Setup of pepper:
Design MOTOR_TOP, start of the top module:
module MOTOR_TOP#(   
    parameter C_AXI_ID_WIDTH       = 4,         
    parameter C_AXI_ADDR_WIDTH     = 16,        
    parameter C_AXI_DATA_WIDTH     = 64,        
    parameter C_AXI_NBURST_SUPPORT = 1'b0,      
    parameter C_AXI_BURST_TYPE     = 2'b00,     
    parameter WATCH_DOG_WIDTH      = 12,         
    parameter C_ADDR_SUMOFFSET     =   32'h0000_1000,
    parameter C_ADDR_MOTOR2ETH     =   32'h0000_0000,       
    parameter C_ADDR_ETH2MOTOR     =   32'hE000_0000    
)(    
    input                               sys_clk,
    input                               sys_rst,
   	output                            	saxi_wready,  
   	input [C_AXI_ID_WIDTH-1:0]        	saxi_wid,     
   	input [C_AXI_ADDR_WIDTH-1:0]      	saxi_waddr,   
   	input [7:0]                       	saxi_wlen,    
   	input [2:0]                       	saxi_wsize,   
   	input [1:0]                       	saxi_wburst,  
   	input [1:0]                       	saxi_wlock,   
   	input [3:0]                       	saxi_wcache,  
   	input [2:0]                       	saxi_wprot,   
   	input                             	saxi_wvalid,  
   	output                            	saxi_wd_wready,   
   	input [C_AXI_DATA_WIDTH-1:0]      	saxi_wd_wdata,     
   	input [C_AXI_DATA_WIDTH/8-1:0]    	saxi_wd_wstrb,     
   	input                             	saxi_wd_wlast,     
   	input                             	saxi_wd_wvalid,    
   	output  [C_AXI_ID_WIDTH-1:0]      	saxi_wb_bid,      
   	output  [1:0]                     	saxi_wb_bresp,    
   	output                            	saxi_wb_bvalid,   
   	input                             	saxi_wb_bready,   
   	output                            	saxi_rready,      
   	input [C_AXI_ID_WIDTH-1:0]        	saxi_rid,         
   	input [C_AXI_ADDR_WIDTH-1:0]      	saxi_raddr,       
   	input [7:0]                       	saxi_rlen,        
   	input [2:0]                       	saxi_rsize,       
   	input [1:0]                       	saxi_rburst,      
   	input [1:0]                       	saxi_rlock,       
   	input [3:0]                       	saxi_rcache,      
   	input [2:0]                       	saxi_rprot,       
  ...
clock: 5.94 ns
lec_check: 0
abc_area: 1
cap_margin: 20
cell_pad_in_sites_detail_placement: 0
cell_pad_in_sites_global_placement: 0
core_margin: 2
core_utilization: 40
max_routing_layer: met5
min_routing_layer: met1
place_density: 0.38
setup_slack_margin: 0.59
slew_margin: 15
tns_end_percent: 55
run.sh (not shown) runs the stock make flow with config.mk's settings and CLKGATE_MAP_FILE=.
pepper: all stages complete, timing, DRC and antenna checks passed
Inputs modified between pepper and yarrow:
- SLEW_MARGIN changed from 15 to 20
- CELL_PAD_IN_SITES_GLOBAL_PLACEMENT removed (was 0)
- MIN_ROUTING_LAYER removed (was met1)
- ABC_AREA removed (was 1)
- TNS_END_PERCENT removed (was 55)
- MAX_ROUTING_LAYER removed (was met5)
- CORE_UTILIZATION changed from 40 to 59
- CELL_PAD_IN_SITES_DETAIL_PLACEMENT removed (was 0)
- SETUP_SLACK_MARGIN removed (was 0.59)
- PLACE_DENSITY removed (was 0.38)
- the clock period (ns, I/O delays scaled along) changed from 5.94 to 11.0
==> comparison <==
- Taking pepper as the reference, in yarrow cell count after placement lost 23%; clock-buffer cell count lost 2; yosys cell count lost 21%; routed length on met3 picked up an extra 660 um.
- Diff pepper -> yarrow: final core utilization increased 21 points, layout filler cell count decreased 2452, multi-input gate area in the final layout decreased 3.9%.
- In yarrow the mux contribution to synthesized area turned out 1.3 points higher than in pepper.
Input-level comparison between zinc and yarrow:
- CORE_UTILIZATION changed from 59 to 71
- PLACE_DENSITY_LB_ADDON newly set to 0.24
- SETUP_SLACK_MARGIN newly set to 0.72
- the clock period (ns, I/O delays scaled along) changed from 11.0 to 5.04
### Flow results
- Min met2 track demand over resource in global routing across yarrow and zinc: yarrow
- Relative to yarrow, the met2 routed wirelength of zinc is higher by 11%.
- Delta (zinc minus yarrow): combinational power share has remained practically unchanged, utilization +17 points, clock share of power rose 0.7 points, global-route wire length before repair +about 1.5%, total power of the final layout has increased.
- Part of the total power dissipated in sequential elements for zinc is lower than for yarrow.
For willow, these inputs were changed with respect to zinc:
- a change of CORE_UTILIZATION from 71 to 54
- a deleted PLACE_DENSITY_LB_ADDON that had been 0.24
- a deleted SETUP_SLACK_MARGIN that had been 0.72
- a change of the clock period (ns, I/O delays scaled along) from 5.04 to 9.95
Results
The higher site row count of willow and zinc is in willow. Looking at antenna cell count, willow sits 3 higher than zinc does. Lower register share of total power among willow and zinc: willow. [compare] base=zinc new=willow: aggregate routed wire length now sits lower; number of flip-flops and latches now sits at about the same level; combinational gate area now sits lower. Between willow and zinc, the power spent charging and discharging nets is higher for zinc. Looking at met2 routed wirelength, willow sits below zinc. Setup slack: willow better than zinc. Compared with zinc, willow shows width of the chip higher by 24 um. When the final numbers for willow and zinc were put side by side, the cell area after layout turned out to be smaller in willow.
Power is estimated from default activity; no workload was simulated.
